build 42:
## axi_dma_controller
module axi_dma_controller #(
    parameter int ADDR_WD = 32,
    parameter int DATA_WD = 32,
    parameter int CHANNEL_COUNT = 8,  
    parameter int MAX_BURST_LEN = 16,  
    localparam int STRB_WD = DATA_WD / 8
) (
    input wire                    clk,
    input wire                    rst,
    input wire                    cmd_valid,
    input wire [ADDR_WD-1:0]      cmd_src_addr,
    input wire [ADDR_WD-1:0]      cmd_dst_addr,
    input wire [1:0]              cmd_burst,
    input wire [ADDR_WD-1:0]      cmd_len,
    input wire [2:0]              cmd_size,
    output wire                   cmd_ready,
    output wire                   M_AXI_ARVALID,
    output wire [ADDR_WD-1:0]     M_AXI_ARADDR,
    output wire [7:0]             M_AXI_ARLEN,
    output wire [2:0]             M_AXI_ARSIZE,
    output wire [1:0]             M_AXI_ARBURST,
    input wire                    M_AXI_ARREADY,
    input wire                    M_AXI_RVALID,
    input wire [DATA_WD-1:0]      M_AXI_RDATA,
    input wire [1:0]              M_AXI_RRESP,
    input wire                    M_AXI_RLAST,
    output wire                   M_AXI_RREADY,
    output wire                   M_AXI_AWVALID,
    output wire [ADDR_WD-1:0]     M_AXI_AWADDR,
    output wire [7:0]             M_AXI_AWLEN,
    output wire [2:0]             M_AXI_AWSIZE,
    output wire [1:0]             M_AXI_AWBURST,
    input wire                    M_AXI_AWREADY,
    output wire                   M_AXI_WVALID,
    output wire [DATA_WD-1:0]     M_AXI_WDATA,
    output wire [STRB_WD-1:0]     M_AXI_WSTRB,
    output wire                   M_AXI_WLAST,
    input wire                    M_AXI_WREADY,
    input wire                    M_AXI_BVALID,
    input wire [1:0]              M_AXI_BRESP,
    output wire                   M_AXI_BREADY
);
    logic                           buf_cmd_in_valid;
    logic                           buf_cmd_in_ready;
    logic [$clog2(ADDR_WD/8)-1:0]   buf_cmd_in_src_offset;
    logic [ADDR_WD-1:0]             buf_cmd_in_dst_addr;
    logic [1:0]                     buf_cmd_in_burst;
    logic [ADDR_WD-1:0]             buf_cmd_in_len;
  ...
make LEC_CHECK=0 CAP_MARGIN=20 CORE_ASPECT_RATIO=0.71 CORE_MARGIN=2 CORE_UTILIZATION=72 CTS_CLUSTER_SIZE=47 GPL_ROUTABILITY_DRIVEN=1 GPL_TIMING_DRIVEN=1 MAX_ROUTING_LAYER=met5 PLACE_DENSITY_LB_ADDON=0.0 SETUP_SLACK_MARGIN=0.11 SLEW_MARGIN=10 TNS_END_PERCENT=5 finish   # period 4.13 ns
run.sh (not shown) runs the stock make flow with config.mk's settings and CLKGATE_MAP_FILE=.
Tool error GRT-0116 stopped build 42 during global routing (5_1_grt); no final results.
What build 83 does differently from build 42 at the input level:
- PLACE_DENSITY newly set to 0.41
- CORE_UTILIZATION changed from 72 to 28
- CORE_MARGIN changed from 2 to 9
- PLACE_DENSITY_LB_ADDON removed (was 0.0)
- SETUP_SLACK_MARGIN changed from 0.11 to 1.08
- CTS_CLUSTER_SIZE removed (was 47)
- TNS_END_PERCENT removed (was 5)
- the clock period (ns, I/O delays scaled along) changed from 4.13 to 6.42
## What came out
Nothing crashed in build 83 and all stages finished; the problem is that the final layout failed, the offending checks being setup timing. Compared with build 42, build 83 shows weighted congestion at the end of routability-driven global placement that has gone down by more than 10%. Comparing build 42 against build 83, there is no change at all in part of the Yosys area used for sequential elements. From build 42 to build 83, compound-cell area share of the yosys netlist did not move at all. The higher die area of build 83 and build 42 is in build 83. Build 83 reports a higher placed standard-cell area than build 42 does. Looking at placed wire-length estimate after detailed placement across both flows, build 83 is the stronger of the two, with build 42 trailing. What build 83 reported for cell total after placement has to be multiplied by 0.78 to get the figure for build 42. Build 83: pre-CTS setup slack is 2190 ps higher than what build 42 reported. Re multiplexer area fraction after synthesis: no difference whatsoever between build 42 and build 83. Standard cell core area ended up 160% higher on build 83 than on build 42. The chip area line of the yosys report of build 42 and that of build 83 are within noise of each other.
### build 83 -> build 78
- CORE_UTILIZATION now 71, was 28
- SETUP_SLACK_MARGIN now 1.89, was 1.08
- CORE_MARGIN now 2, was 9
- CTS_CLUSTER_SIZE now 40, previously not set
- PLACE_DENSITY_LB_ADDON now 0.01, previously not set
- PLACE_DENSITY no longer set, was 0.41
Notes after the runs:
Status(build 78) = ERROR, stage = global routing (5_1_grt). In the reports for build 78 and build 83, the smaller standard-cell row count belongs to build 78. Relative to build 83, placed wire-length estimate after detailed placement has gone down in build 78. Going from build 83 to build 78, post-cts hold buffer count stayed essentially flat, clock buffer count from CTS fell by 39. Die area | build 78 below build 83. Die outline width sits lower in build 78 than in build 83. Overall die height in build 78 is 190 um below build 83. Side by side, post-placement cell area turned out lower in build 78 than in build 83. Diff build 78..build 83 | synthesized instance count | unchanged.

* * *

== build 52 ==
axi_dma_controller again, from the RTL that the note above started with.
clock: 8.29 ns
lec_check: 0
abc_area: 1
cap_margin: 10
cell_pad_in_sites_global_placement: 3
core_margin: 3
core_utilization: 48
place_density_lb_addon: 0.02
slew_margin: 20
tns_end_percent: 85
[build 52] flow finished | final checks: failed | reasons: setup timing
The following lists how build 98 was set up differently from build 52:
- CAP_MARGIN: 10 -> 20
- PLACE_DENSITY_LB_ADDON: 0.02 -> unset
- CORE_MARGIN: 3 -> 2
- CELL_PAD_IN_SITES_GLOBAL_PLACEMENT: 3 -> unset
- TNS_END_PERCENT: 85 -> unset
- CORE_UTILIZATION: 48 -> 72
- the clock period (ns, I/O delays scaled along): 8.29 -> 5.2
[summary]
Die height, build 52 and build 98, higher one = build 52. The floorplan core area in build 98 sits 33% below the value recorded for build 52. Of build 52 and build 98, build 52 shows the lower effective utilization at floorplan, with build 98 above it. Build 98 against build 52: share of synthesized cell area in and, or, nand and nor gates held steady; setup slack after placement saw a decrease; die footprint lost about 34%; width of the die saw a decrease. Reported for build 52 and build 98, area fraction in xor and xnor cells turned out identical to the last digit. Of build 52 and build 98, none finishes clean. Stage in which a tool error killed build 98: 5_1_grt. Build 52: flow complete, layout not clean; failing: setup timing. NOTE: routability congestion estimate from global placement in build 98 exceeds that of build 52.
## Diff of input files: build 75 against build 98
- an added CTS_CLUSTER_SIZE of 25
- a change of CORE_UTILIZATION from 72 to 67
- a deleted ABC_AREA that had been 1
- a change of the clock period (ns, I/O delays scaled along) from 5.2 to 9.64
==> results <==
- Status for build 75 and build 98: no clean run
- Cmp build 75 and build 98 / area of the synthesized netlist per yosys stat / higher: build 98
- Compared with build 98, build 75 shows a die area that is 5.8% higher.
- Going from build 98 to build 75, simple-gate share of the synthesized area shrinks by 9.7 points.
- Proportion of synthesized area in mux cells: build 75 higher than build 98
- From build 75 to build 98, share of async-settable or async-resettable flops after synthesis did not move at all.
- Worst setup slack before clock tree synthesis was higher in the run labelled build 75.
- Row count grows by a few percent when moving from build 98 to build 75.
- Of the two candidates, build 98 has the better placeable core region and build 75 the worse one.
- Per the comparison of build 75 with build 98, post-place instance area now smaller, average footprint of a synthesized cell climbed 47%.
Input changes introduced in build 69 (baseline for comparison: build 75):
- swapping 67 for 70 in CORE_UTILIZATION
- clearing CTS_CLUSTER_SIZE, which used to be 25
- swapping 9.64 for 11.7 in the clock period (ns, I/O delays scaled along)
Findings:
Complete run, failing final checks: build 75, reason setup timing. Build 69 | stages: all done | timing, DRC, antenna: all pass. Compared with build 75, build 69 shows a lower cell area. Non-clock buffer count (lower): build 69. The final reports for build 69 and build 75 show setup slack higher in the former. The launch point of the worst path comes out i_rd.i_req_gen.rd_req_size_reg[0] in one run and i_rd.i_req_gen.rd_req_addr_reg[0] in the other, namely in build 75 and build 69 respectively.
> inputs changed (build 69 -> build 47)
- swapping 70 for 40 in CORE_UTILIZATION
- Buffering overhead ends up lower on build 69.
- Number of gates given a new drive strength after cts, build 47 and build 69: lower on build 69
- Build 69 leaves less setup margin than build 47.
- Compared to build 69, build 47 has signed area change from the synthesized netlist to the final layout 3.0 points higher.
- Taking build 69 as the reference, in build 47 core utilization has decreased, number of sequential cells has remained practically unchanged, design area has increased.
